[design/flow/config.mk]
export PLATFORM = sky130hd
export DESIGN_NAME = CPU
export DESIGN_NICKNAME = CPU
export VERILOG_FILES = /design/flow/design.v
export SDC_FILE = /design/flow/constraint.sdc
export NUM_CORES = 4
export LEC_CHECK = 0
export CAP_MARGIN = 20
export CORE_MARGIN = 2
export CORE_UTILIZATION = 58
export CTS_CLUSTER_DIAMETER = 34
export SETUP_SLACK_MARGIN = 2.95
export SLEW_MARGIN = 20
export TNS_END_PERCENT = 5
[design/flow/constraint.sdc]
create_clock -name core_clock -period 12.9 [get_ports {clk}]
set_input_delay 2.5800 -clock core_clock [delete_from_list [all_inputs] [get_ports {clk}]]
set_output_delay 2.5800 -clock core_clock [all_outputs]
set_load 0.01 [all_outputs]
[design/flow/design.v]
module setHexValue (output reg [6:0] display, input [3:0] value);
always @(*)begin 
	case(value)
		0: display  <= 7'b0000001;
		1: display  <= 7'b1001111;
		2: display  <= 7'b0010010;
		3: display  <= 7'b0000110;
		4: display  <= 7'b1001100;
		5: display  <= 7'b0100100;
		6: display  <= 7'b0100000;
		7: display  <= 7'b0001111;
		8: display  <= 7'b0000000;
		9: display  <= 7'b0001100;
		10: display  <= 7'b0001000;
		11: display  <= 7'b1100000;
		12: display  <= 7'b0110001;
		14: display  <= 7'b0110000;
		15: display  <= 7'b0111000;
		default: display <= 7'b1111111;  
		endcase
end
endmodule
module displayHex(output [6:0] Out0, Out1, Out2, Out3, 
					output reg [6:0]Out4, Out5, 
					 Out6, Out7, Out8, Out9, Out10, Out11, Out12, Out13,
					 input [13:0] inputBinary);
reg [3:0] temp0, temp1, temp2, temp3;
wire [6:0] tempOut0, tempOut1, tempOut2, tempOut3;
always @(*)begin
	temp0 <= (inputBinary[0]*1) + (inputBinary[1]*2) +
			(inputBinary[2]*4)+ (inputBinary[3]*8);		
	temp1 <= (inputBinary[4]*1) + (inputBinary[5]*2) +
			(inputBinary[6]*4)+ (inputBinary[7]*8);			
	temp2 <= (inputBinary[8]*1) + (inputBinary[9]*2) +
			(inputBinary[10]*4)+ (inputBinary[11]*8);		
	temp3 <= (inputBinary[12]*1) + (inputBinary[13]*2);	
	Out4 <= 7'b1111111;
	Out5 <= 7'b1111111;
	Out6 <= 7'b1111111;
	Out7 <= 7'b1111111;
	Out8 <= 7'b1111111;
	Out9 <= 7'b1111111;
	Out10 <= 7'b1111111;
	Out11 <= 7'b1111111;
	Out12 <= 7'b1111111;
	Out13 <= 7'b1111111;	
end
setHexValue u1(tempOut0, temp0);
setHexValue u2(tempOut1, temp1);
setHexValue u3(tempOut2, temp2);
setHexValue u4(tempOut3, temp3);
assign Out0 = tempOut0;
assign Out1 = tempOut1;
assign Out2 = tempOut2;
assign Out3 = tempOut3;
endmodule
module displayBinary(output reg [6:0] Out0, Out1, Out2, Out3, Out4, Out5, 
					 Out6, Out7, Out8, Out9, Out10, Out11, Out12, Out13,
					input [13:0] inputBinary);
always @(*)begin
	Out0 <= (inputBinary[0] == 1'b0)?(7'b0000001):(7'b1001111);
	Out1 <= (inputBinary[1] == 1'b0)?(7'b0000001):(7'b1001111);
	Out2 <= (inputBinary[2] == 1'b0)?(7'b0000001):(7'b1001111);
	Out3 <= (inputBinary[3] == 1'b0)?(7'b0000001):(7'b1001111);
	Out4 <= (inputBinary[4] == 1'b0)?(7'b0000001):(7'b1001111);
	Out5 <= (inputBinary[5] == 1'b0)?(7'b0000001):(7'b1001111);
	Out6 <= (inputBinary[6] == 1'b0)?(7'b0000001):(7'b1001111);
	Out7 <= (inputBinary[7] == 1'b0)?(7'b0000001):(7'b1001111);
	Out8 <= (inputBinary[8] == 1'b0)?(7'b0000001):(7'b1001111);
	Out9 <= (inputBinary[9] == 1'b0)?(7'b0000001):(7'b1001111);
	Out10 <= (inputBinary[10] == 1'b0)?(7'b0000001):(7'b1001111);
	Out11 <= (inputBinary[11] == 1'b0)?(7'b0000001):(7'b1001111);
	Out12 <= (inputBinary[12] == 1'b0)?(7'b0000001):(7'b1001111);
	Out13 <= (inputBinary[13] == 1'b0)?(7'b0000001):(7'b1001111);
end 
endmodule
module mux21( 
output reg [6:0] disp0, disp1, disp2, disp3, disp4, disp5, disp6, disp7,  
				disp8, disp9, disp10, disp11, disp12, disp13,
input [13:0] inputBinary, 
input DispSelect);
wire [6:0]Out0, Out1, Out2, Out3, Out4, Out5, Out6, 
	Out7, Out8, Out9, Out10, Out11, Out12, Out13, 
	Out14, Out15, Out16, Out17, Out18, Out19, Out20, 
	Out21, Out22, Out23, Out24, Out25, Out26, Out27;
displayHex hex(Out0, Out1, Out2, Out3, Out4, Out5, Out6, Out7, Out8, 
			Out9, Out10, Out11, Out12, Out13,inputBinary);
displayBinary binary(Out14, Out15, Out16, Out17, Out18, Out19, Out20, 
			Out21, Out22, Out23, Out24, Out25, Out26, Out27, inputBinary);	
always@ (*)begin
	if (DispSelect == 1'b1)begin 
		disp0 <= Out0;
		disp1 <= Out1;
		disp2 <= Out2;
		disp3 <= Out3;
		disp4 <= Out4;
		disp5 <= Out5;
		disp6 <= Out6;
		disp7 <= Out7;
		disp8 <= Out8;
		disp9 <= Out9;
		disp10 <= Out10;
		disp11 <= Out11;
		disp12 <= Out12;
		disp13 <= Out13;
		end
	else begin 
		disp0 <= Out14;
		disp1 <= Out15;
		disp2 <= Out16;
		disp3 <= Out17;
		disp4 <= Out18;
		disp5 <= Out19;
		disp6 <= Out20;
		disp7 <= Out21;
		disp8 <= Out22;
		disp9 <= Out23;
		disp10 <= Out24;
		disp11 <= Out25;
		disp12 <= Out26;
		disp13 <= Out27;
		end
end
endmodule
module MUX81 (
    output reg [13:0] dout,
    input [2:0] sel,
    input [13:0] d1, d2, d3, d4, d5, d6, d7, d8,
    input clk);
    always @ (posedge clk) begin
        casez(sel)
            3'b000: dout <= d1;
            3'b001: dout <= d2;
            3'b010: dout <= d3;
            3'b011: dout <= d4;
            3'b100: dout <= d5;
            3'b101: dout <= d6;
            3'b110: dout <= d7;
            3'b111: dout <= d8;
            default: dout <= 14'bz;
        endcase
    end
endmodule
module register(
    output reg [13:0] q,
    input [13:0] R, ALUout,
    input clk, ldR, ldALU, rst);
    always @ (posedge clk) begin
        if (rst == 1'b1) q <= 14'b0;
        else if (ldR == 1'b1) q <= R;
        else if (ldALU == 1'b1) q <= ALUout;
    end
endmodule
module registerArray(
    output [13:0] rout1, rout2, ramOut,
    input [13:0] rin, ALUin,
    input [7:0] ldR, ldALU,
    input [2:0] selrd1, selrd2, selram,
    input clk, rst);
    wire [13:0] rd0, rd1, rd2, rd3, rd4, rd5, rd6, rd7;
    register R0 (rd0, rin, ALUin, clk, ldR[0], ldALU[0], rst);  
    register R1 (rd1, rin, ALUin, clk, ldR[1], ldALU[1], rst);  
    register R2 (rd2, rin, ALUin, clk, ldR[2], ldALU[2], rst);  
    register R3 (rd3, rin, ALUin, clk, ldR[3], ldALU[3], rst);  
    register R4 (rd4, rin, ALUin, clk, ldR[4], ldALU[4], rst);  
    register R5 (rd5, rin, ALUin, clk, ldR[5], ldALU[5], rst);  
    register R6 (rd6, rin, ALUin, clk, ldR[6], ldALU[6], rst);  
    register R7 (rd7, rin, ALUin, clk, ldR[7], ldALU[7], rst);  
    MUX81 M1 (rout1, selrd1, rd0, rd1, rd2, rd3, rd4, rd5, rd6, rd7, clk);
    MUX81 M2 (rout2, selrd2, rd0, rd1, rd2, rd3, rd4, rd5, rd6, rd7, clk);
    MUX81 M3 (ramOut, selram, rd0, rd1, rd2, rd3, rd4, rd5, rd6, rd7, clk);
endmodule
module ALU (ALU_OUTPUT, ALU_FLAGS, A, B, ALU_OpCode, en, rstFlags, clk);
	output reg [13:0] ALU_OUTPUT;
	output reg [2:0] ALU_FLAGS;
	input [13:0] A, B;
	input [4:0] ALU_OpCode;
	input en, rstFlags, clk;
	reg [27:0] tempMult;
	reg [14:0] tempOver;
	always @(posedge clk or posedge rstFlags) begin
		if (rstFlags == 1'b1) begin  
			ALU_OUTPUT <= 14'd0;
			ALU_FLAGS <= 2'd0;
			tempMult <= 15'd0;
			tempOver <= 15'd0;
		end
		else if (en) case (ALU_OpCode)
			5'b00000: ALU_OUTPUT <= 14'b0;  
			5'b00001: ALU_OUTPUT <= 14'b0;  
			5'b00010: ALU_OUTPUT <= 14'b0;  
			5'b00011: begin  
					tempOver = A + B;
					if (tempOver[14] == 1'b1) ALU_FLAGS <= 3'd3;  
					ALU_OUTPUT <= tempOver[13:0];
			end
			5'b00100: begin  
					if (A < B) begin
						ALU_FLAGS <= 3'd4;  
						ALU_OUTPUT <= 14'b0;
					end
					else ALU_OUTPUT <= A - B; 
			end
			5'b00101: begin  
					tempMult = A * B;
					if (tempMult > 14'd255) ALU_FLAGS <= 3'd3;  
					ALU_OUTPUT <= tempMult[13:0];
			end
			5'b00110: begin  
					if (B == 1'd0) begin
						ALU_FLAGS <= 3'd5;  
						ALU_OUTPUT <= A;
					end
					else ALU_OUTPUT <= A / B; 
			end
			5'b00111: ALU_FLAGS <= (A < B) ? 3'd1:3'd2;  
			5'b01000: ALU_FLAGS <= (A > B) ? 3'd1:3'd2;  
			5'b01001: ALU_FLAGS <= (A <= B) ? 3'd1:3'd2;  
			5'b01010: ALU_FLAGS <= (A >= B) ? 3'd1:3'd2;  
			5'b01011: ALU_FLAGS <= (A == B) ? 3'd1:3'd2;  
			5'b01100: ALU_FLAGS <= (A != B) ? 3'd1:3'd2;  
			5'b01101: ALU_OUTPUT <= A & B;  
			5'b01110: ALU_OUTPUT <= A | B;  
			5'b01111: ALU_OUTPUT <= ~A;  
			5'b10000: ALU_OUTPUT <= A ^ B;  
			5'b10001: begin  
					tempOver = (~A) + 1; 
					if (tempOver[14] == 1'b1) ALU_FLAGS <= 3'd3;  
					ALU_OUTPUT <= tempOver[13:0];
			end
			5'b10010: ALU_OUTPUT <= A << B;  
			5'b10011: ALU_OUTPUT <= A >> B;  
			5'b10100: ALU_OUTPUT <= A << 1;  
			5'b10101: ALU_OUTPUT <= A >> 1;  
			5'b10110: ALU_OUTPUT <= A <<< 1;  
			5'b10111: ALU_OUTPUT <= A >>> 1;  
			5'b11000: ALU_OUTPUT <= {A[12:0], A[13]};  
			5'b11001: ALU_OUTPUT <= {A[0], A[13:1]};  
			5'b11010: ALU_OUTPUT <= 14'b0;  
			5'b11011: ALU_OUTPUT <= 14'b0;  
			5'b11100: begin 
					if((A % 2'd2)== 0) ALU_FLAGS <= 3'd6;
					else ALU_FLAGS <= 3'd7;
			end	
			5'b11101: ALU_OUTPUT <= A;  
			5'b11110: ALU_OUTPUT <= 14'b0;  
			5'b11111: ALU_OUTPUT <= 14'b0;  
			default: ALU_FLAGS <= 3'd0;
		endcase
	end
endmodule
module controlUnit (
    output reg readRAM, writeRAM, ldA, ldB,
    output reg [5:0] address,
    output reg [4:0] opcode,
    output reg [7:0] ldALU, ldR,
    output reg [2:0] result, rega, regb, selram,
    output reg displaySelect,
    output aluEn, halted,
    input [13:0] RAMdata,
    input clk, rst);
    reg [3:0] state;
    reg [5:0] pc;
    reg [13:0] currentInstruction;
    assign aluEn = (state == 4'b0011) || (state == 4'b0110);
    assign halted = (state == 4'b1111);
    always @ (posedge clk, posedge rst) begin
        if (rst == 1'b1) begin
            state <= 4'b0000;
            readRAM <= 1'b0;
            writeRAM <= 1'b0;
            ldA <= 1'b0;
            ldB <= 1'b0;
            displaySelect <= 1'b0;
            selram <= 3'b000;
            opcode <= 5'b00000;
            address <= 6'b000000;
            result <= 3'b000;
            rega <= 3'b000;
            regb <= 3'b000;
            ldALU <= 8'b00000000;
            ldR <= 8'b00000000;
            pc <= 6'b000000;
            currentInstruction <= 14'b0;
        end
        else begin
            case(state)
                4'b0000: begin  
                    readRAM <= 1'b1;
                    state <= 4'b0001;
                    address <= pc;
                end
                4'b0001: begin  
                    readRAM <= 1'b0;
                    opcode <= RAMdata[13:9];
                    result <= RAMdata[8:6];
                    rega <= RAMdata[5:3];
                    regb <= RAMdata[2:0];
                    currentInstruction <= RAMdata[13:0];
                    state <= 4'b0010;
                end
                4'b0010: begin  
                    case (opcode)
                        5'b00000:     state <= 4'b0110;
                        5'b00001:       state <= 4'b0110;
                        5'b00010:      state <= 4'b0110;
                        5'b00011:       state <= 4'b0011;
                        5'b00100:       state <= 4'b0011;
                        5'b00101:       state <= 4'b0011;
                        5'b00110:       state <= 4'b0011;
                        5'b00111:     state <= 4'b0110;
                        5'b01000:     state <= 4'b0110;
                        5'b01001:     state <= 4'b0110;
                        5'b01010:     state <= 4'b0110;
                        5'b01011:     state <= 4'b0110;
                        5'b01100:     state <= 4'b0110;
                        5'b01101:      state <= 4'b0011;
                        5'b01110:       state <= 4'b0011;
                        5'b01111:      state <= 4'b0011;
                        5'b10000:      state <= 4'b0011;
                        5'b10001:   state <= 4'b0011;
                        5'b10010:      state <= 4'b0011;
                        5'b10011:      state <= 4'b0011;
                        5'b10100:       state <= 4'b0011;
                        5'b10101:       state <= 4'b0011;
                        5'b10110:       state <= 4'b0011;
                        5'b10111:       state <= 4'b0011;
                        5'b11000:       state <= 4'b0011;
                        5'b11001:       state <= 4'b0011;
                        5'b11010:     state <= 4'b1100;
                        5'b11011:     state <= 4'b1101;
                        5'b11100:       state <= 4'b0110;
                        5'b11101:       state <= 4'b0011;
                        5'b11110:       state <= 4'b0100;
                        5'b11111:       state <= 4'b0101;
                        default:    state <= 4'b0000;
                    endcase
                end
                4'b0011: begin  
                    case(result)
                        3'b000: ldALU <= 8'b00000001;
                        3'b001: ldALU <= 8'b00000010;
                        3'b010: ldALU <= 8'b00000100;
                        3'b011: ldALU <= 8'b00001000;
                        3'b100: ldALU <= 8'b00010000;
                        3'b101: ldALU <= 8'b00100000;
                        3'b110: ldALU <= 8'b01000000;
                        3'b111: ldALU <= 8'b10000000;
                        default: ldALU <= 8'b00000000;
                    endcase
                    state <= 4'b0111;
                end
                4'b0100: begin  
                    readRAM <= 1'b1;
                    address <= RAMdata[5:0];
                    case(result)
                        3'b000: ldR <= 8'b00000001;
                        3'b001: ldR <= 8'b00000010;
                        3'b010: ldR <= 8'b00000100;
                        3'b011: ldR <= 8'b00001000;
                        3'b100: ldR <= 8'b00010000;
                        3'b101: ldR <= 8'b00100000;
                        3'b110: ldR <= 8'b01000000;
                        3'b111: ldR <= 8'b10000000;
                        default: ldR <= 8'b00000000;
                    endcase
                    state <= 4'b0111;
                end
                4'b0101: begin  
                    address <= RAMdata[5:0];
                    selram <= result;
                    state <= 4'b0111;
                end
                4'b0110: begin  
                    if (opcode == 5'b00001) state <= 4'b1111;
                    else state <= 4'b0111;
                end
                4'b0111: begin  
                    if (opcode == 5'b11111) writeRAM <= 1'b1;
                    if (opcode == 5'b11010) displaySelect <= 1'b0;
                    if (opcode == 5'b11011) displaySelect <= 1'b1;
                    state <= 4'b1000;
                end 
                4'b1000: begin  
                    state <= 4'b1011;
                end
                4'b1001: begin
                end
                4'b1010: begin
                end
                4'b1011: begin  
                    ldALU <= 8'b00000000;
                    readRAM <= 1'b0;
                    ldR <= 8'b00000000;
                    writeRAM <= 1'b0;
                    ldA <= 1'b0;
                    pc <= pc + 1;
                    state <= 4'b0000;
                end
                4'b1100: begin  
                    ldA <= 1'b1;
                    state <= 4'b0111;
                end
                4'b1101: begin  
                    ldA <= 1'b1;
                    state <= 4'b0111;
                end
                4'b1111: begin  
                    state <= 4'b1111;
                end
                default: state <= 4'b0000;
            endcase
        end
    end
endmodule
module CPU (
    output [6:0] disp0, disp1, disp2, disp3, disp4, disp5, disp6, disp7, disp8, disp9, disp10, disp11, disp12, disp13,
    output [2:0] flags,
    output halted,
    output [5:0] mem_addr,
    output mem_wr,
    output [13:0] mem_wdata,
    input [13:0] mem_rdata,
    input clk, rst);
    wire [13:0] data_o, A, B, ALUout, ramOut, inputBinary;
    wire [7:0] ldR, ldALU;
    wire [5:0] address;
    wire [4:0] opcode;
    wire [2:0] result, rega, regb, selram;
    wire readRAM, writeRAM, displaySelect, ldA, ldB, aluEn;
    assign data_o = mem_rdata;
    assign mem_addr = address;
    assign mem_wr = writeRAM;
    assign mem_wdata = ramOut;
    registerArray RA1 (A, B, ramOut, data_o, ALUout, ldR, ldALU, rega, regb, selram, clk, rst);
    ALU A1 (ALUout, flags, A, B, opcode, aluEn, rst, clk);
    controlUnit CU1 (readRAM, writeRAM, ldA, ldB, address, opcode, ldALU, ldR, result, rega, regb, selram, displaySelect, aluEn, halted, data_o, clk, rst);
    register disreg (inputBinary, A, B, clk, ldA, ldB, rst);
    mux21 display (disp0, disp1, disp2, disp3, disp4, disp5, disp6, disp7, disp8, disp9, disp10, disp11, disp12, disp13, inputBinary, displaySelect); 
endmodule
[design/flow/run.sh]
#!/bin/bash
# the make line also repeats each setting of config.mk as NAME=value (left out here)
make -C /OpenROAD-flow-scripts/flow DESIGN_CONFIG=/design/flow/config.mk WORK_HOME=/design/flow/orfs CLKGATE_MAP_FILE= finish
==> results of run 1 <==
-- per-stage QoR --
step | TNS [ps] | std cells | utilization | hold WS (ps)
after floorplan | -22700 | 3762 | - | 444.1
after global placement | -22210 | 4608 | 0.6628 | 465.4
after detailed placement | -24830 | 4608 | 0.6628 | 476.4
after CTS | -21850 | 4702 | 0.6954 | 496.9
after global routing | -28310 | 4741 | 0.7147 | 504.2
final | -24900 | 4742 | 0.7148 | 493.1
-- final cells by class --
type	count	area, sq um
antenna	1	2.502
clock buffer	32	779.5
clock inverter	24	326.6
fill	3977	14280
inverter	260	980.9
multi-input combinational	2931	23010
sequential	237	5102
tap	672	840.8
timing repair buffer	585	4742
-- timing repair --
action	4_1_cts	5_1_grt
pin swaps	33	103
resized	54	124
endpoints found under the setup margin	8	8
setup buffers	38	39
-- per-layer routing --
| layer | global-route usage | wire length, microns | share of wire |
|---|---|---|---|
| met1 | 0.5307 | 42700 | 0.37 |
| met2 | 0.6634 | 51000 | 0.44 |
| met3 | 0.08914 | 13520 | 0.12 |
| met4 | 0.2636 | 8143 | 0.071 |
| met5 | 0 | 13 | 0.00011 |
==> out/qor_table.md, run 1 <==
| Quantity | This run |
|:---|:---|
| Status | complete, but fails checks |
| Layout check fault list | negative setup slack |
| CP bufs+invs | 6 |
| And+or+nand+nor area frac | 0.1883 |
| Area growth from synthesis to final layout | 21.67% |
| Number of max-slew violations in the final report | 0 |
| HPWL after detailed placement | 79,280 microns |
| Delay contributed by the slowest stage of the critical path | 570 ps |
| Worst-Margin Slew | 1225 ps |
| Design area | 0.03579 sq mm |
| Wire length of the first global-routing pass | 174,000 microns |
| Number of I/O port buffers | 127 |
| Data required time at the worst endpoint | 13,340 ps |
| Number of violations reported at the end of detailed-routing iteration 0 | 3,567 |
| Mux frac, synth | 0.1236 |
| Number of global-route vias before repair | 30,742 |
| # rows | 82 |
| Top cell types by occurrence after synthesis | sky130_fd_sc_hd__nor2_1 (550), sky130_fd_sc_hd__nand2_1 (328), sky130_fd_sc_hd__a21oi_1 (270) |
| Count of flip-flops with a built-in enable after synthesis | 0 |
| Setup Skew | 31.05 ps |
| I/O pin count | 139 |
| Cell with the largest stage delay on the worst path | sky130_fd_sc_hd__or4b_4 |
| Post-synth cell types | 99 |
| Skew-Pair Late Insertion Delay | 580 ps |
| Detailed-route wire length per cell | 24.33 microns |
| Worst hold path endpoint | A1.ALU_FLAGS[1]$_DFFE_PP0P_ |
| Capture instance of the worst register-to-register path | A1.ALU_OUTPUT[0]$_DFFE_PP0P_ |
| Top achievable clock speed | 0.04688 GHz |
| Cells on Worst Hold Path | 1 |
| Number of hold buffers added after cts | 0 |
| Area leader, netlist | sky130_fd_sc_hd__dfxtp_1 |
| Die X-Extent | 229.2 microns |
| Via Count | 31,092 |
| Critical path depth in cells | 102 |
| Post-synthesis area per instance | 7.837 sq um |
| Maximum number of buffers from clock root to sink | 3 |
| Final Worst Setup Slack | -8429 ps |
| Clock root cell | sky130_fd_sc_hd__clkbuf_16 |
| Start of the worst register-to-register path | RA1.M2.dout[11]$_DFF_P_ |
| Area fraction in compound gates | 0.2004 |
| Global-route usage over all layers | 0.4221 |
| Critical Path Source | RA1.M2.dout[11]$_DFF_P_ |
| Combinational family with the most area after synthesis | adder cells |
| Yosys Chip Area | 0.02941 sq mm |
| Total core area | 0.05007 sq mm |
| Most frequent CP cell | sky130_fd_sc_hd__o21a_1 |
| Reg2Reg Setup Slack | -8430 ps |
| Kind of capture point of the worst setup path | flip-flop |
| Hold path startpoint | A1.ALU_FLAGS[1]$_DFFE_PP0P_ |
| Sequential area share after synthesis | 0.1730 |
| Critical Path Source Type | flip-flop |
| Pin count of the biggest net entering global routing | 66 |
| DIE HEIGHT | 229.2 microns |
| Post-Place Cell Area | 0.03319 sq mm |
| Initial core utilization | 0.5875 |
| Class of the tightest hold or removal check | reg2reg |
| Sinks on Clock Net | 237 |
| Htree depth | 1 |
| Area of the mapped netlist | 0.02941 sq mm |
| Post-synthesis adder-cell area fraction | 0.2079 |
| Hold violation total from the final report | 0 |
| Number of violations of the max-capacitance limit | 0 |
| RSZ-0062 raised after global routing | true |
| Most popular library cell in the synthesized design by count | sky130_fd_sc_hd__nor2_1 |
| Vias per Instance | 6.557 |
| Remaining Overflow, GRT | 0 |
| Depth of the worst register-to-register path | 102 |
| Clock-pin slew of the registers on the worst-case setup and hold paths | 70 ps |
| Antenna violations before repair | 2 |
| Weighted congestion reported at the end of routability-driven placement | 1.074 |
| Residual antenna-violating net count after detailed routing | 0 |
| Dominant Register Cell | sky130_fd_sc_hd__dfxtp_1 |
| Number of warning messages in the logs | 76 |
| Largest cells by area after synthesis | sky130_fd_sc_hd__dfxtp_1 (11%), sky130_fd_sc_hd__ha_1 (11%), sky130_fd_sc_hd__fa_1 (9.7%), sky130_fd_sc_hd__nor2_1 (7.0%), sky130_fd_sc_hd__dfrtp_1 (5.9%) |
| Area leader share | 0.1143 |
| TritonCTS clock tree | done |
| Worst Path Arrival | 21,770 ps |
| Synthesized-area fraction occupied by xor and xnor cells | 0.02263 |
| Family of cells with the greatest summed delay on the critical path | AND-OR/OR-AND gates |
| Pre-CTS setup slack | -8543 ps |
| Final setup vio count | 5 |
| Cell count in the Yosys report | 3,753 |
| Final Critical Period | 21,330 ps |
| Die area | 0.05253 sq mm |
| Period utilization | 1.653 |
| Share of async-settable or async-resettable flops after synthesis | 0.2911 |
| Synth warn | 9 |
| Worst-path fanout max | 8 |
| Number of nets at the end of the flow | 4,464 |
| Synth Instances | 3,753 |
| Number of buffers inserted during clock tree synthesis | 30 |
| Normalized max-slew margin | 0.1836 |
| Crit path kind | reg2reg |
| Number of synthesized register bits | 237 |
| Number of DRC violations after detailed routing | 0 |
| DR pass1 iterations | 7 |
| Critical Path End | A1.ALU_OUTPUT[0]$_DFFE_PP0P_ |
| Wire length reported by the detailed router | 115,400 microns |
==> run 2, diff against run 1 <==
ABC_AREA = 0   (was default)
CAP_MARGIN = 15   (was 20)
CELL_PAD_IN_SITES_DETAIL_PLACEMENT = 0   (was default)
CELL_PAD_IN_SITES_GLOBAL_PLACEMENT = 2   (was default)
CORE_UTILIZATION = 62   (was 58)
CTS_CLUSTER_DIAMETER = 353   (was 34)
GPL_TIMING_DRIVEN = 0   (was default)
SETUP_SLACK_MARGIN = default   (was 2.95)
SLEW_MARGIN = 30   (was 20)
TNS_END_PERCENT = default   (was 5)
clock period = 28.3 ns   (was 12.9 ns; I/O delays follow)
==> run 2 against run 1 <==
  * The run now fails in global placement without I/O (3_1_place_gp_skip_io)
  * Synthesized cell count stayed put
  * Die area is 6.3% lower
  * Area after synthesis stayed put
==> out/qor_table.md, run 2 <==
| Quantity | This run | Delta |
|:---|:---|:---|
| Post-synthesis area per instance | 7.837 sq um | unchanged |
| Yosys Chip Area | 0.02941 sq mm | unchanged |
| Area leader share | 0.1143 | unchanged |
| Synthesized-area fraction occupied by xor and xnor cells | 0.02263 | unchanged |
| Area fraction in compound gates | 0.2004 | unchanged |
| First error message | [ERROR GPL-0301] Utilization 115.820 % exceeds 100%. |  |
| Mux frac, synth | 0.1236 | unchanged |
| Largest cells by area after synthesis | sky130_fd_sc_hd__dfxtp_1 (11%), sky130_fd_sc_hd__ha_1 (11%), sky130_fd_sc_hd__fa_1 (9.7%), sky130_fd_sc_hd__nor2_1 (7.0%), sky130_fd_sc_hd__dfrtp_1 (5.9%) |  |
| Combinational family with the most area after synthesis | adder cells |  |
| And+or+nand+nor area frac | 0.1883 | unchanged |
| Post-synthesis adder-cell area fraction | 0.2079 | unchanged |
| Last step reached | global placement without I/O (3_1_place_gp_skip_io) |  |
| Dominant Register Cell | sky130_fd_sc_hd__dfxtp_1 |  |
| Synth Instances | 3,753 | unchanged |
| Sequential area share after synthesis | 0.1730 | unchanged |
| DIE HEIGHT | 221.8 microns | -3.2% |
| Cell count in the Yosys report | 3,753 | unchanged |
| Top cell types by occurrence after synthesis | sky130_fd_sc_hd__nor2_1 (550), sky130_fd_sc_hd__nand2_1 (328), sky130_fd_sc_hd__a21oi_1 (270) |  |
| Synth warn | 9 | unchanged |
| Count of flip-flops with a built-in enable after synthesis | 0 | unchanged |
| Die area | 0.04920 sq mm | -6.3% |
| Share of async-settable or async-resettable flops after synthesis | 0.2911 | unchanged |
| Number of synthesized register bits | 237 | unchanged |
| Most popular library cell in the synthesized design by count | sky130_fd_sc_hd__nor2_1 |  |
| Initial core utilization | 0.6304 | +0.04298 |
| Area of the mapped netlist | 0.02941 sq mm | unchanged |
| # rows | 79 | -3.7% |
| Status | aborted with a tool error |  |
| Post-synth cell types | 99 | unchanged |
| Area leader, netlist | sky130_fd_sc_hd__dfxtp_1 |  |
| Die X-Extent | 221.8 microns | -3.2% |
| Total core area | 0.04665 sq mm | -6.8% |
==> run 3, diff against run 2 <==
ABC_AREA = default   (was 0)
CAP_MARGIN = 20   (was 15)
CELL_PAD_IN_SITES_DETAIL_PLACEMENT = default   (was 0)
CELL_PAD_IN_SITES_GLOBAL_PLACEMENT = default   (was 2)
CORE_UTILIZATION = 68   (was 62)
CTS_CLUSTER_DIAMETER = default   (was 353)
CTS_CLUSTER_SIZE = 99   (was default)
GPL_TIMING_DRIVEN = default   (was 0)
PLACE_DENSITY = 0.41   (was default)
SLEW_MARGIN = 20   (was 30)
clock period = 22.6 ns   (was 28.3 ns; I/O delays follow)
==> run 3 against run 2 <==
  * Now clean on timing, DRC and antenna
  * Synthesized cell count unchanged
  * Area after synthesis unchanged
  * Die area down 8.7%
==> out/qor_table.md, run 3 <==
| Quantity | This run | Delta |
|:---|:---|:---|
| Pin count of the biggest net entering global routing | 113 |  |
| Critical Path Source Type | flip-flop |  |
| Cell with the largest stage delay on the worst path | sky130_fd_sc_hd__or4b_4 |  |
| DR pass1 iterations | 9 |  |
| And+or+nand+nor area frac | 0.1883 | unchanged |
| Data required time at the worst endpoint | 23,010 ps |  |
| Total core area | 0.04289 sq mm | -8.1% |
| Most popular library cell in the synthesized design by count | sky130_fd_sc_hd__nor2_1 |  |
| Clock root cell | sky130_fd_sc_hd__clkbuf_16 |  |
| Capture instance of the worst register-to-register path | A1.ALU_OUTPUT[0]$_DFFE_PP0P_ |  |
| Critical path depth in cells | 108 |  |
| Area leader, netlist | sky130_fd_sc_hd__dfxtp_1 |  |
| Pre-CTS setup slack | -849.8 ps |  |
| Synth warn | 9 | unchanged |
| Final setup vio count | 0 |  |
| Sequential area share after synthesis | 0.1730 | unchanged |
| Delay contributed by the slowest stage of the critical path | 530 ps |  |
| Cell count in the Yosys report | 3,753 | unchanged |
| Area growth from synthesis to final layout | 10.53% |  |
| Normalized max-slew margin | 0.1634 |  |
| Status | no timing/DRC/antenna violations |  |
| Number of I/O port buffers | 127 |  |
| Antenna violations before repair | 6 |  |
| Worst Path Arrival | 22,270 ps |  |
| # rows | 76 | -3.8% |
| Number of buffers inserted during clock tree synthesis | 24 |  |
| Synth Instances | 3,753 | unchanged |
| DIE HEIGHT | 212.0 microns | -4.4% |
| Post-synthesis adder-cell area fraction | 0.2079 | unchanged |
| I/O pin count | 139 |  |
| Number of warning messages in the logs | 76 |  |
| HPWL after detailed placement | 77,860 microns |  |
| Die X-Extent | 212.0 microns | -4.4% |
| Critical Path End | A1.ALU_OUTPUT[0]$_DFFE_PP0P_ |  |
| Area fraction in compound gates | 0.2004 | unchanged |
| Residual antenna-violating net count after detailed routing | 0 |  |
| Skew-Pair Late Insertion Delay | 570 ps |  |
| Top achievable clock speed | 0.04575 GHz |  |
| CP bufs+invs | 11 |  |
| Area of the mapped netlist | 0.02941 sq mm | unchanged |
| Number of synthesized register bits | 237 | unchanged |
| Family of cells with the greatest summed delay on the critical path | AND-OR/OR-AND gates |  |
| Post-synth cell types | 99 | unchanged |
| Post-Place Cell Area | 0.03079 sq mm |  |
| Area leader share | 0.1143 | unchanged |
| Maximum number of buffers from clock root to sink | 3 |  |
| Share of async-settable or async-resettable flops after synthesis | 0.2911 | unchanged |
| Design area | 0.03251 sq mm |  |
| Count of flip-flops with a built-in enable after synthesis | 0 | unchanged |
| Die area | 0.04493 sq mm | -8.7% |
| Combinational family with the most area after synthesis | adder cells |  |
| Filler instances | 2,978 |  |
| Number of global-route vias before repair | 30,557 |  |
| Critical Path Source | RA1.M2.dout[0]$_DFF_P_ |  |
| Reg2Reg Setup Slack | 740 ps |  |
| Post-route worst hold slack | 479.5 ps |  |
| Largest cells by area after synthesis | sky130_fd_sc_hd__dfxtp_1 (11%), sky130_fd_sc_hd__ha_1 (11%), sky130_fd_sc_hd__fa_1 (9.7%), sky130_fd_sc_hd__nor2_1 (7.0%), sky130_fd_sc_hd__dfrtp_1 (5.9%) |  |
| Via Count | 31,295 |  |
| Number of DRC violations after detailed routing | 0 |  |
| Hold violation total from the final report | 0 |  |
| Number of nets at the end of the flow | 4,145 |  |
| Number of violations of the max-capacitance limit | 0 |  |
| Cells on Worst Hold Path | 1 |  |
| Number of max-slew violations in the final report | 0 |  |
| Global-route usage over all layers | 0.5018 |  |
| Setup Skew | 50.61 ps |  |
| Post-synthesis area per instance | 7.837 sq um | unchanged |
| Synthesized-area fraction occupied by xor and xnor cells | 0.02263 | unchanged |
| TritonCTS clock tree | done |  |
| Detailed-route wire length per cell | 26.93 microns |  |
| Dominant Register Cell | sky130_fd_sc_hd__dfxtp_1 |  |
| Hold path startpoint | CU1.pc[5]$_DFFE_PP0P_ |  |
| Clock-pin slew of the registers on the worst-case setup and hold paths | 80 ps |  |
| Initial core utilization | 0.6858 | +0.05540 |
| Yosys Chip Area | 0.02941 sq mm | unchanged |
| Number of violations reported at the end of detailed-routing iteration 0 | 5,065 |  |
| Mux frac, synth | 0.1236 | unchanged |
| Depth of the worst register-to-register path | 108 |  |
| Crit path kind | reg2reg |  |
| Worst-path fanout max | 10 |  |
| Top cell types by occurrence after synthesis | sky130_fd_sc_hd__nor2_1 (550), sky130_fd_sc_hd__nand2_1 (328), sky130_fd_sc_hd__a21oi_1 (270) |  |
| Weighted congestion reported at the end of routability-driven placement | 1.058 |  |
| Period utilization | 0.9672 |  |
| Class of the tightest hold or removal check | reg2reg |  |
| Worst-Margin Slew | 1255 ps |  |
| Vias per Instance | 7.219 |  |
| Wire length of the first global-routing pass | 172,900 microns |  |
| Wire length reported by the detailed router | 116,700 microns |  |
| Htree depth | 1 |  |
| Sinks on Clock Net | 237 |  |
| Start of the worst register-to-register path | RA1.M2.dout[0]$_DFF_P_ |  |
| Remaining Overflow, GRT | 0 |  |
| Worst hold path endpoint | CU1.pc[5]$_DFFE_PP0P_ |  |
| Final Worst Setup Slack | 741.9 ps |  |
| Final Critical Period | 21,860 ps |  |
| Kind of capture point of the worst setup path | flip-flop |  |
run 3: timing repair:
action | 4_1_cts | 5_1_grt
gates resized | 21 | 96
setup endpoints to repair | 1 | 2
hold buffers | 0 | 0
gates cloned | 0 | 2
setup buffers | 12 | 22
pin swaps | 7 | 32
run 3: area by class of cell:
cell class,instances,area [sq um],area share
Clock buffer,39,718.2,0.02209
Sequential cell,237,5102,0.1569
Antenna cell,6,15.01,0.0004618
Tap cell,585,732.0,0.02251
Inverter,260,975.9,0.03002
Multi-Input combinational cell,2932,22550,0.6936
Timing Repair Buffer,271,2379,0.07316
Clock inverter,5,40.04,0.001232
run 3: routing by layer:
metal	part of all wire	global-route usage	vias to the layer above
li1	-	-	13028
met1	0.34	0.5874	14560
met2	0.42	0.7498	2798
met3	0.14	0.1634	903
met4	0.097	0.4160	6
met5	0.00045	0.003337	-
run 3: per-stage QoR:
step | setup TNS (ps) | instances | util
floorplan | 0 | 3762 | -
global placement | 0 | 4247 | 0.7180
detailed placement | -849.8 | 4247 | 0.7180
CTS | 0 | 4303 | 0.7405
global route | -278.8 | 4330 | 0.7578
finish | 0 | 4335 | 0.7581
==> run 4, diff against run 3 <==
ABC_AREA = 1   (was default)
CELL_PAD_IN_SITES_DETAIL_PLACEMENT = 2   (was default)
CORE_ASPECT_RATIO = 1.04   (was default)
CORE_UTILIZATION = 72   (was 68)
CTS_CLUSTER_SIZE = 95   (was 99)
MIN_ROUTING_LAYER = met1   (was default)
PLACE_DENSITY = 0.91   (was 0.41)
SETUP_SLACK_MARGIN = 5.0   (was default)
SLEW_MARGIN = 40   (was 20)
clock period = 29.6 ns   (was 22.6 ns; I/O delays follow)
==> run 4 against run 3 <==
  * The flow now stops in detailed placement (3_5_place_dp)
  * Die area fell by 8.9%
  * Synthesized cell count up 9.5%
  * Area after synthesis is 3.7% lower
==> out/qor_table.md, run 4 <==
| Quantity | This run | Delta |
|:---|:---|:---|
| Most popular library cell in the synthesized design by count | sky130_fd_sc_hd__nand2_1 |  |
| Total core area | 0.03907 sq mm | -8.9% |
| Post-synth cell types | 77 | -22% |
| Area of the mapped netlist | 0.02832 sq mm | -3.7% |
| Cell count in the Yosys report | 4,108 | +9.5% |
| # rows | 74 | -2.6% |
| Synthesized-area fraction occupied by xor and xnor cells | 0.02443 | +0.001801 |
| Largest cells by area after synthesis | sky130_fd_sc_hd__dfxtp_1 (12%), sky130_fd_sc_hd__ha_1 (11%), sky130_fd_sc_hd__nand2_1 (10%), sky130_fd_sc_hd__fa_1 (10%), sky130_fd_sc_hd__inv_1 (8.6%) |  |
| First error message | Error: detail_place.tcl, 38 bad optional access |  |
| Weighted congestion reported at the end of routability-driven placement | 1.083 | +2.4% |
| Share of async-settable or async-resettable flops after synthesis | 0.2911 | unchanged |
| Synth warn | 9 | unchanged |
| Sequential area share after synthesis | 0.1797 | +0.006674 |
| Area leader share | 0.1188 | +0.004410 |
| DIE HEIGHT | 206.3 microns | -2.7% |
| And+or+nand+nor area frac | 0.2228 | +0.03452 |
| Number of I/O port buffers | 127 | unchanged |
| Status | aborted with a tool error |  |
| Top cell types by occurrence after synthesis | sky130_fd_sc_hd__nand2_1 (789), sky130_fd_sc_hd__inv_1 (650), sky130_fd_sc_hd__a21oi_1 (297) |  |
| Initial core utilization | 0.7248 | +0.03899 |
| Area leader, netlist | sky130_fd_sc_hd__dfxtp_1 |  |
| Die area | 0.04094 sq mm | -8.9% |
| Number of synthesized register bits | 237 | unchanged |
| Die X-Extent | 198.5 microns | -6.4% |
| Last step reached | detailed placement (3_5_place_dp) |  |
| Post-synthesis adder-cell area fraction | 0.2159 | +0.008020 |
| Dominant Register Cell | sky130_fd_sc_hd__dfxtp_1 |  |
| Post-synthesis area per instance | 6.894 sq um | -12% |
| Yosys Chip Area | 0.02832 sq mm | -3.7% |
| Area fraction in compound gates | 0.2182 | +0.01776 |
| I/O pin count | 139 | unchanged |
| Mux frac, synth | 0 | -0.1236 |
| Count of flip-flops with a built-in enable after synthesis | 0 | unchanged |
| Synth Instances | 4,108 | +9.5% |
| Combinational family with the most area after synthesis | simple AND/OR/NAND/NOR gates |  |
[run 4: metrics by stage]
step | instance area [sq um] | setup slack [ps] | hold WS (ps)
after global placement | 29330 | 9224 | 459.9
after floorplan | 28350 | 11390 | 446.4
==> run 5, diff against run 4 <==
CAP_MARGIN = 10   (was 20)
CELL_PAD_IN_SITES_DETAIL_PLACEMENT = default   (was 2)
CORE_ASPECT_RATIO = 0.97   (was 1.04)
CORE_UTILIZATION = 54   (was 72)
CTS_CLUSTER_DIAMETER = 103   (was default)
CTS_CLUSTER_SIZE = default   (was 95)
GPL_TIMING_DRIVEN = 0   (was default)
MAX_ROUTING_LAYER = met5   (was default)
MIN_ROUTING_LAYER = default   (was met1)
PLACE_DENSITY = default   (was 0.91)
PLACE_DENSITY_LB_ADDON = 0.11   (was default)
SETUP_SLACK_MARGIN = 2.91   (was 5.0)
SLEW_MARGIN = 20   (was 40)
clock period = 18.1 ns   (was 29.6 ns; I/O delays follow)
==> run 5 against run 4 <==
  * Die area up 33%
  * Area after synthesis did not move
  * Synthesized cell count stayed put
  * The layout now fails its checks (negative setup slack)
==> out/qor_table.md, run 5 <==
| Quantity | This run | Delta |
|:---|:---|:---|
| Via Count | 32,450 |  |
| Post-route worst hold slack | 474.0 ps |  |
| Worst hold path endpoint | A1.ALU_FLAGS[1]$_DFFE_PP0P_ |  |
| FF+latch area | 0.005099 sq mm |  |
| Area leader share | 0.1188 | unchanged |
| Class of the tightest hold or removal check | reg2reg |  |
| Critical Path Source Type | flip-flop |  |
| Reg2Reg Setup Slack | -1200 ps |  |
| Max Used Layer | met4 |  |
| Number of I/O port buffers | 113 | -11% |
| Area growth from synthesis to final layout | 22.96% |  |
| Total core area | 0.05171 sq mm | +32% |
| HPWL after detailed placement | 89,180 microns |  |
| Worst Path Arrival | 19,700 ps |  |
| Number of nets at the end of the flow | 4,840 |  |
| Mux frac, synth | 0 | unchanged |
| Hold violation total from the final report | 0 |  |
| Die X-Extent | 236.5 microns | +19% |
| Area of the mapped netlist | 0.02832 sq mm | unchanged |
| Top achievable clock speed | 0.05183 GHz |  |
| Clock root cell | sky130_fd_sc_hd__clkbuf_16 |  |
| Number of warning messages in the logs | 74 |  |
| Synth warn | 9 | unchanged |
| Total Neg Setup Slack | -1718 ps |  |
| Start of the worst register-to-register path | RA1.M2.dout[5]$_DFF_P_ |  |
| Pin count of the biggest net entering global routing | 52 |  |
| Cells on Worst Hold Path | 2 |  |
| Status | complete, but fails checks |  |
| Wire length reported by the detailed router | 122,800 microns |  |
| Post-synth cell types | 77 | unchanged |
| Most frequent CP cell | sky130_fd_sc_hd__nand2_2 |  |
| Skew-Pair Late Insertion Delay | 530 ps |  |
| Family of cells with the greatest summed delay on the critical path | simple AND/OR/NAND/NOR gates |  |
| Area fraction in compound gates | 0.2182 | unchanged |
| Length of routed wiring on met1 | 46,010 microns |  |
| Number of violations reported at the end of detailed-routing iteration 0 | 3,850 |  |
| Most popular library cell in the synthesized design by count | sky130_fd_sc_hd__nand2_1 |  |
| Weighted congestion reported at the end of routability-driven placement | 1.051 | -3.0% |
| Number of buffers inserted during clock tree synthesis | 22 |  |
| Combined area of the multi-input logic cells | 0.02146 sq mm |  |
| Capture instance of the worst register-to-register path | A1.ALU_OUTPUT[0]$_DFFE_PP0P_ |  |
| Crit path kind | reg2reg |  |
| Worst-Margin Slew | 1219 ps |  |
| Pre-CTS setup slack | -2629 ps |  |
| # rows | 82 | +11% |
| Synth Instances | 4,108 | unchanged |
| Normalized max-slew margin | 0.1810 |  |
| Number of synthesized register bits | 237 | unchanged |
| Yosys Chip Area | 0.02832 sq mm | unchanged |
| Wire length of the first global-routing pass | 171,500 microns |  |
| Depth of the worst register-to-register path | 144 |  |
| Detailed-route wire length per cell | 24.04 microns |  |
| Number of violations of the max-capacitance limit | 0 |  |
| RSZ-0062 raised after global routing | true |  |
| Maximum number of buffers from clock root to sink | 3 |  |
| Data required time at the worst endpoint | 18,510 ps |  |
| Area leader, netlist | sky130_fd_sc_hd__dfxtp_1 |  |
| Final Worst Setup Slack | -1195 ps |  |
| Clock-pin slew of the registers on the worst-case setup and hold paths | 70 ps |  |
| Final setup vio count | 2 |  |
| Setup Skew | 19.02 ps |  |
| Delay contributed by the slowest stage of the critical path | 430 ps |  |
| Synthesized-area fraction occupied by xor and xnor cells | 0.02443 | unchanged |
| Initial core utilization | 0.5477 | -0.1771 |
| Dominant Register Cell | sky130_fd_sc_hd__dfxtp_1 |  |
| Sinks on Clock Net | 237 |  |
| Cell count in the Yosys report | 4,108 | unchanged |
| Residual antenna-violating net count after detailed routing | 0 |  |
| Layout check fault list | negative setup slack |  |
| Critical path depth in cells | 144 |  |
| Filler instances | 4,306 |  |
| Die area | 0.05429 sq mm | +33% |
| Htree depth | 1 |  |
| Top cell types by occurrence after synthesis | sky130_fd_sc_hd__nand2_1 (789), sky130_fd_sc_hd__inv_1 (650), sky130_fd_sc_hd__a21oi_1 (297) |  |
| Count of flip-flops with a built-in enable after synthesis | 0 | unchanged |
| DIE HEIGHT | 229.6 microns | +11% |
| Share of async-settable or async-resettable flops after synthesis | 0.2911 | unchanged |
| Vias per Instance | 6.350 |  |
| TritonCTS clock tree | done |  |
| Antenna violations before repair | 1 |  |
| And+or+nand+nor area frac | 0.2228 | unchanged |
| Critical Path End | A1.ALU_OUTPUT[0]$_DFFE_PP0P_ |  |
| Post-synthesis area per instance | 6.894 sq um | unchanged |
| Post-synthesis adder-cell area fraction | 0.2159 | unchanged |
| Number of DRC violations after detailed routing | 0 |  |
| I/O pin count | 139 | unchanged |
| Number of global-route vias before repair | 29,532 |  |
| Combinational family with the most area after synthesis | simple AND/OR/NAND/NOR gates |  |
| Sequential area share after synthesis | 0.1797 | unchanged |
| Sum of met2 wire segment lengths after detailed routing | 54,380 microns |  |
| Kind of capture point of the worst setup path | flip-flop |  |
| Number of max-slew violations in the final report | 0 |  |
| Worst-path fanout max | 15 |  |
| Total length of routed met3 wires | 13,030 microns |  |
| Largest cells by area after synthesis | sky130_fd_sc_hd__dfxtp_1 (12%), sky130_fd_sc_hd__ha_1 (11%), sky130_fd_sc_hd__nand2_1 (10%), sky130_fd_sc_hd__fa_1 (10%), sky130_fd_sc_hd__inv_1 (8.6%) |  |
| Critical Path Source | RA1.M2.dout[5]$_DFF_P_ |  |
| Number of hold buffers added after cts | 0 |  |
| Cell with the largest stage delay on the worst path | sky130_fd_sc_hd__dfxtp_2 |  |
| CP bufs+invs | 19 |  |
| Final Critical Period | 19,300 ps |  |
| Global-route usage over all layers | 0.4069 |  |
| Hold path startpoint | A1.ALU_FLAGS[1]$_DFFE_PP0P_ |  |
| DR pass1 iterations | 10 |  |
| Remaining Overflow, GRT | 0 |  |
| Period utilization | 1.066 |  |
==> run 5: repair_timing <==
item	in CTS	in global routing
gates resized	119	282
pin swaps	62	197
buffers inserted	76	81
endpoints found under the setup margin	4	4
gates cloned	3	4
==> run 5: area by class of cell <==
type                            count  area share
Antenna cell                        1  0.00007186
Clock inverter                      8    0.002803
Buffer                            259     0.04010
Timing Repair Buffer              277     0.07265
Sequential cell                   237      0.1464
Timing Repair inverter              3   0.0005389
Multi-Input combinational cell   2919      0.6162
Inverter                          702     0.07815
Tap cell                          672     0.02414
Clock buffer                       32     0.01894
==> run 5: routing by layer <==
| metal | global-route usage | vias to the layer above |
|---|---|---|
| met5 | 0 | - |
| met4 | 0.2375 | 0 |
| met3 | 0.06496 | 602 |
| met2 | 0.6573 | 2252 |
| met1 | 0.5151 | 15216 |
| li1 | - | 14380 |
==> run 5: stage by stage <==
step	area [sq um]	util	cells
2_1_floorplan	28840	-	4117
3_3_place_gp	30810	0.5958	4902
3_5_place_dp	30900	0.5976	4905
4_1_cts	32810	0.6345	5024
5_1_grt	34820	0.6734	5109
6_report	34820	0.6734	5110
==> run 6, diff against run 5 <==
ABC_AREA = default   (was 1)
CAP_MARGIN = 20   (was 10)
CORE_ASPECT_RATIO = 0.76   (was 0.97)
CORE_UTILIZATION = 40   (was 54)
CTS_CLUSTER_DIAMETER = default   (was 103)
CTS_CLUSTER_SIZE = 46   (was default)
GPL_ROUTABILITY_DRIVEN = 0   (was default)
GPL_TIMING_DRIVEN = default   (was 0)
HOLD_SLACK_MARGIN = 0.05   (was default)
MAX_ROUTING_LAYER = default   (was met5)
PLACE_DENSITY = 0.6   (was default)
PLACE_DENSITY_LB_ADDON = default   (was 0.11)
SETUP_SLACK_MARGIN = default   (was 2.91)
clock period = 24.0 ns   (was 18.1 ns; I/O delays follow)
==> run 6 against run 5 <==
  * The run now finishes clean
  * Synthesized cell count decreased by 8.6%
  * Maximum frequency down 16%
  * First-iteration DRC count rose by 3.3%
  * Clock skew up 3.3 ps
  * Sequential share of layout area grew 1.0 points
  * Critical endpoint unchanged
  * Highest routed layer is now met5
==> out/qor_table.md, run 6 <==
| Quantity | This run | Delta |
|:---|:---|:---|
| Status | no timing/DRC/antenna violations |  |
| Number of global-route vias before repair | 25,859 | -12% |
| Number of buffers inserted during clock tree synthesis | 24 | +9.1% |
| Critical Path End | A1.ALU_OUTPUT[0]$_DFFE_PP0P_ |  |
| Cells on Worst Hold Path | 2 | unchanged |
| Maximum number of buffers from clock root to sink | 3 | unchanged |
| Number of hold buffers added after cts | 0 | unchanged |
| # rows | 86 | +4.9% |
| Number of max-slew violations in the final report | 0 | unchanged |
| Mux frac, synth | 0.1236 | +0.1236 |
| Dominant Register Cell | sky130_fd_sc_hd__dfxtp_1 |  |
| Critical Path Source | RA1.M2.dout[0]$_DFF_P_ |  |
| Most frequent CP cell | sky130_fd_sc_hd__ha_1 |  |
| DIE HEIGHT | 240.4 microns | +4.7% |
| Area leader share | 0.1143 | -0.004410 |
| Sequential area share after synthesis | 0.1730 | -0.006674 |
| Combinational family with the most area after synthesis | adder cells |  |
| And+or+nand+nor area frac | 0.1883 | -0.03452 |
| Hold violation total from the final report | 0 | unchanged |
| Top cell types by occurrence after synthesis | sky130_fd_sc_hd__nor2_1 (550), sky130_fd_sc_hd__nand2_1 (328), sky130_fd_sc_hd__a21oi_1 (270) |  |
| Family of cells with the greatest summed delay on the critical path | AND-OR/OR-AND gates |  |
| Kind of capture point of the worst setup path | flip-flop |  |
| DR pass1 iterations | 6 | -4 |
| Start of the worst register-to-register path | RA1.M2.dout[0]$_DFF_P_ |  |
| Pin count of the biggest net entering global routing | 93 | +79% |
| Capture instance of the worst register-to-register path | A1.ALU_OUTPUT[0]$_DFFE_PP0P_ |  |
| HPWL after detailed placement | 78,950 microns | -11% |
| Htree depth | 1 | unchanged |
| Worst-path fanout max | 16 | +1 |
| Synth warn | 9 | unchanged |
| Yosys Chip Area | 0.02941 sq mm | +3.9% |
| Final Critical Period | 22,940 ps | +3640 ps |
| Most popular library cell in the synthesized design by count | sky130_fd_sc_hd__nor2_1 |  |
| Data required time at the worst endpoint | 24,410 ps | +5900 ps |
| Skew-Pair Late Insertion Delay | 550 ps | +20 ps |
| Number of synthesized register bits | 237 | unchanged |
| Antenna violations before repair | 1 | unchanged |
| Worst hold path endpoint | CU1.address[4]$_DFFE_PP0P_ |  |
| Cell with the largest stage delay on the worst path | sky130_fd_sc_hd__or4_1 |  |
| Area growth from synthesis to final layout | 10.66% |  |
| Post-synthesis adder-cell area fraction | 0.2079 | -0.008020 |
| Synthesized-area fraction occupied by xor and xnor cells | 0.02263 | -0.001801 |
| Depth of the worst register-to-register path | 108 | -25% |
| Period utilization | 0.9556 | -0.1104 |
| Die area | 0.07574 sq mm | +39% |
| Top achievable clock speed | 0.04360 GHz | -16% |
| I/O pin count | 139 | unchanged |
| Crit path kind | reg2reg |  |
| Critical path depth in cells | 108 | -25% |
| Detailed-route wire length per cell | 23.69 microns | -1.5% |
| Setup Skew | 22.37 ps | +3.348 ps |
| Largest cells by area after synthesis | sky130_fd_sc_hd__dfxtp_1 (11%), sky130_fd_sc_hd__ha_1 (11%), sky130_fd_sc_hd__fa_1 (9.7%), sky130_fd_sc_hd__nor2_1 (7.0%), sky130_fd_sc_hd__dfrtp_1 (5.9%) |  |
| Pre-CTS setup slack | -45.15 ps | +2584 ps |
| Wire length of the first global-routing pass | 165,600 microns | -3.4% |
| Critical Path Source Type | flip-flop |  |
| Worst-Margin Slew | 1116 ps | -103.5 ps |
| Class of the tightest hold or removal check | reg2reg |  |
| Vias per Instance | 6.088 | -4.1% |
| Residual antenna-violating net count after detailed routing | 0 | unchanged |
| Wire length reported by the detailed router | 111,300 microns | -9.4% |
| Cell count in the Yosys report | 3,753 | -8.6% |
| Hold path startpoint | CU1.address[4]$_DFFE_PP0P_ |  |
| Reg2Reg Setup Slack | 1060 ps | +2260 ps |
| Final Worst Setup Slack | 1065 ps | +2260 ps |
| Delay contributed by the slowest stage of the critical path | 520 ps | +90 ps |
| Area of the mapped netlist | 0.02941 sq mm | +3.9% |
| Final setup vio count | 0 | -2 |
| Total Neg Setup Slack | 0 ps | +1718 ps |
| Clock-pin slew of the registers on the worst-case setup and hold paths | 70 ps | about the same |
| Post-synthesis area per instance | 7.837 sq um | +14% |
| Global-route usage over all layers | 0.2834 | -0.1235 |
| Share of async-settable or async-resettable flops after synthesis | 0.2911 | unchanged |
| Total core area | 0.07263 sq mm | +40% |
| Count of flip-flops with a built-in enable after synthesis | 0 | unchanged |
| Clock root cell | sky130_fd_sc_hd__clkbuf_16 |  |
| Worst Path Arrival | 23,340 ps | +3640 ps |
| Die X-Extent | 315.1 microns | +33% |
| Number of warning messages in the logs | 71 | -4.1% |
| Post-synth cell types | 99 | +29% |
| Antenna Cells | 0 | -1 |
| Number of I/O port buffers | 127 | +12% |
| Number of violations of the max-capacitance limit | 0 | unchanged |
| TritonCTS clock tree | done |  |
| CP bufs+invs | 6 | -13 |
| Number of DRC violations after detailed routing | 0 | unchanged |
| Remaining Overflow, GRT | 0 | unchanged |
| Number of nets at the end of the flow | 4,134 | -15% |
| Area leader, netlist | sky130_fd_sc_hd__dfxtp_1 |  |
| Sinks on Clock Net | 237 | unchanged |
| Number of violations reported at the end of detailed-routing iteration 0 | 3,976 | +3.3% |
| Initial core utilization | 0.4050 | -0.1427 |
| Normalized max-slew margin | 0.2505 | +0.06950 |
| Synth Instances | 3,753 | -8.6% |
| Via Count | 28,607 | -12% |
| Area fraction in compound gates | 0.2004 | -0.01776 |
## run 6: per-layer routing
metal / part of all wire / track usage
met4: 0.028 / 0.05945
met3: 0.13 / 0.07728
met1: 0.45 / 0.4250
met5: 0.00090 / 0
met2: 0.40 / 0.3994
## run 6: what timing repair did
item | CTS | global route
endpoints found under the hold margin | 0 | 0
gates resized | 2 | 53
pin swaps | 0 | 10
cloned | 0 | 1
setup endpoints to repair | 1 | 1
setup buffers | 0 | 15
## run 6: per-stage QoR
step	instance area, sq um	hold WS, ps	utilization	instances
6_report	32550	488.3	0.4481	4699
5_1_grt	32550	523.0	0.4481	4699
4_1_cts	32170	493.0	0.4429	4683
3_5_place_dp	31330	474.5	0.4314	4641
3_3_place_gp	31330	472.0	0.4314	4641
2_1_floorplan	29450	444.1	-	3762
## run 6: cell type report
| cell class | count | area [sq um] |
|---|---|---|
| clock buffer | 33 | 705.7 |
| clock inverter | 9 | 126.4 |
| fill | 7220 | 40080 |
| inverter | 260 | 975.9 |
| multi-input combinational | 2932 | 22170 |
| sequential | 237 | 5095 |
| tap | 968 | 1211 |
| timing repair buffer | 260 | 2267 |
==> run 7, diff against run 6 <==
CORE_ASPECT_RATIO = default   (was 0.76)
CORE_UTILIZATION = 71   (was 40)
CTS_CLUSTER_DIAMETER = 28   (was default)
CTS_CLUSTER_SIZE = 49   (was 46)
GPL_ROUTABILITY_DRIVEN = default   (was 0)
HOLD_SLACK_MARGIN = default   (was 0.05)
MAX_ROUTING_LAYER = met4   (was default)
PLACE_DENSITY = default   (was 0.6)
PLACE_DENSITY_LB_ADDON = 0.26   (was default)
SETUP_SLACK_MARGIN = 5.0   (was default)
clock period = 20.1 ns   (was 24.0 ns; I/O delays follow)
==> run 7 against run 6 <==
  * The flow now stops in global routing (5_1_grt)
  * Die area fell by 43%
  * Area after synthesis did not move
  * Synthesized cell count did not move
==> out/qor_table.md, run 7 <==
| Quantity | This run | Delta |
|:---|:---|:---|
| Status | aborted with a tool error |  |
| Last step reached | global routing (5_1_grt) |  |
| First error message | [ERROR GRT-0232] Routing congestion too high. Check the congestion heatmap in the GUI. |  |
| Number of I/O port buffers | 127 | unchanged |
| Maximum number of buffers from clock root to sink | 3 | unchanged |
| Die area | 0.04307 sq mm | -43% |
| Share of async-settable or async-resettable flops after synthesis | 0.2911 | unchanged |
| Number of buffers inserted during clock tree synthesis | 45 | +88% |
| Clock root cell | sky130_fd_sc_hd__clkbuf_16 |  |
| Most popular library cell in the synthesized design by count | sky130_fd_sc_hd__nor2_1 |  |
| Largest cells by area after synthesis | sky130_fd_sc_hd__dfxtp_1 (11%), sky130_fd_sc_hd__ha_1 (11%), sky130_fd_sc_hd__fa_1 (9.7%), sky130_fd_sc_hd__nor2_1 (7.0%), sky130_fd_sc_hd__dfrtp_1 (5.9%) |  |
| And+or+nand+nor area frac | 0.1883 | unchanged |
| Remaining Overflow, GRT | 63 |  |
| Mux frac, synth | 0.1236 | unchanged |
| Area leader, netlist | sky130_fd_sc_hd__dfxtp_1 |  |
| Top cell types by occurrence after synthesis | sky130_fd_sc_hd__nor2_1 (550), sky130_fd_sc_hd__nand2_1 (328), sky130_fd_sc_hd__a21oi_1 (270) |  |
| Post-synthesis adder-cell area fraction | 0.2079 | unchanged |
| Count of flip-flops with a built-in enable after synthesis | 0 | unchanged |
| Total core area | 0.04083 sq mm | -44% |
| Htree depth | 2 | +1 |
| Post-synth cell types | 99 | unchanged |
| Cell count in the Yosys report | 3,753 | unchanged |
| Die X-Extent | 207.5 microns | -34% |
| Pre-CTS setup slack | -1174 ps | -1129 ps |
| Sequential area share after synthesis | 0.1730 | unchanged |
| Post-synthesis area per instance | 7.837 sq um | unchanged |
| Synthesized-area fraction occupied by xor and xnor cells | 0.02263 | unchanged |
| Synth Instances | 3,753 | unchanged |
| I/O pin count | 139 | unchanged |
| Number of hold buffers added after cts | 0 | unchanged |
| Number of synthesized register bits | 237 | unchanged |
| Area leader share | 0.1143 | unchanged |
| HPWL after detailed placement | 80,010 microns | +1.3% |
| Yosys Chip Area | 0.02941 sq mm | unchanged |
| DIE HEIGHT | 207.5 microns | -14% |
| Area of the mapped netlist | 0.02941 sq mm | unchanged |
| Dominant Register Cell | sky130_fd_sc_hd__dfxtp_1 |  |
| Area fraction in compound gates | 0.2004 | unchanged |
| Synth warn | 9 | unchanged |
| Sinks on Clock Net | 237 | unchanged |
| Initial core utilization | 0.7204 | +0.3154 |
| # rows | 74 | -14% |
| Combinational family with the most area after synthesis | adder cells |  |
| Global-route usage over all layers | 0.7857 |  |
| Weighted congestion reported at the end of routability-driven placement | 1.079 |  |
-- run 7: stage by stage --
stage          TNS, ps  cell area, sq um  instances
2_1_floorplan   -713.0             29870       3762
3_3_place_gp    -362.7             32780       4426
3_5_place_dp     -1174             32780       4426
4_1_cts         -354.6             35370       4583
-- run 7: timing repair --
action,CTS
setup buffers,72
gates resized,80
endpoints found under the setup margin,4
hold endpoints to repair,0
pin swaps,49
cloned,1
-- run 7: metal layers --
metal	GRT overflow	track usage
met4	25	0.7372
met1	3	0.7963
met3	2	0.6061
met2	33	0.9323
met5	-	-
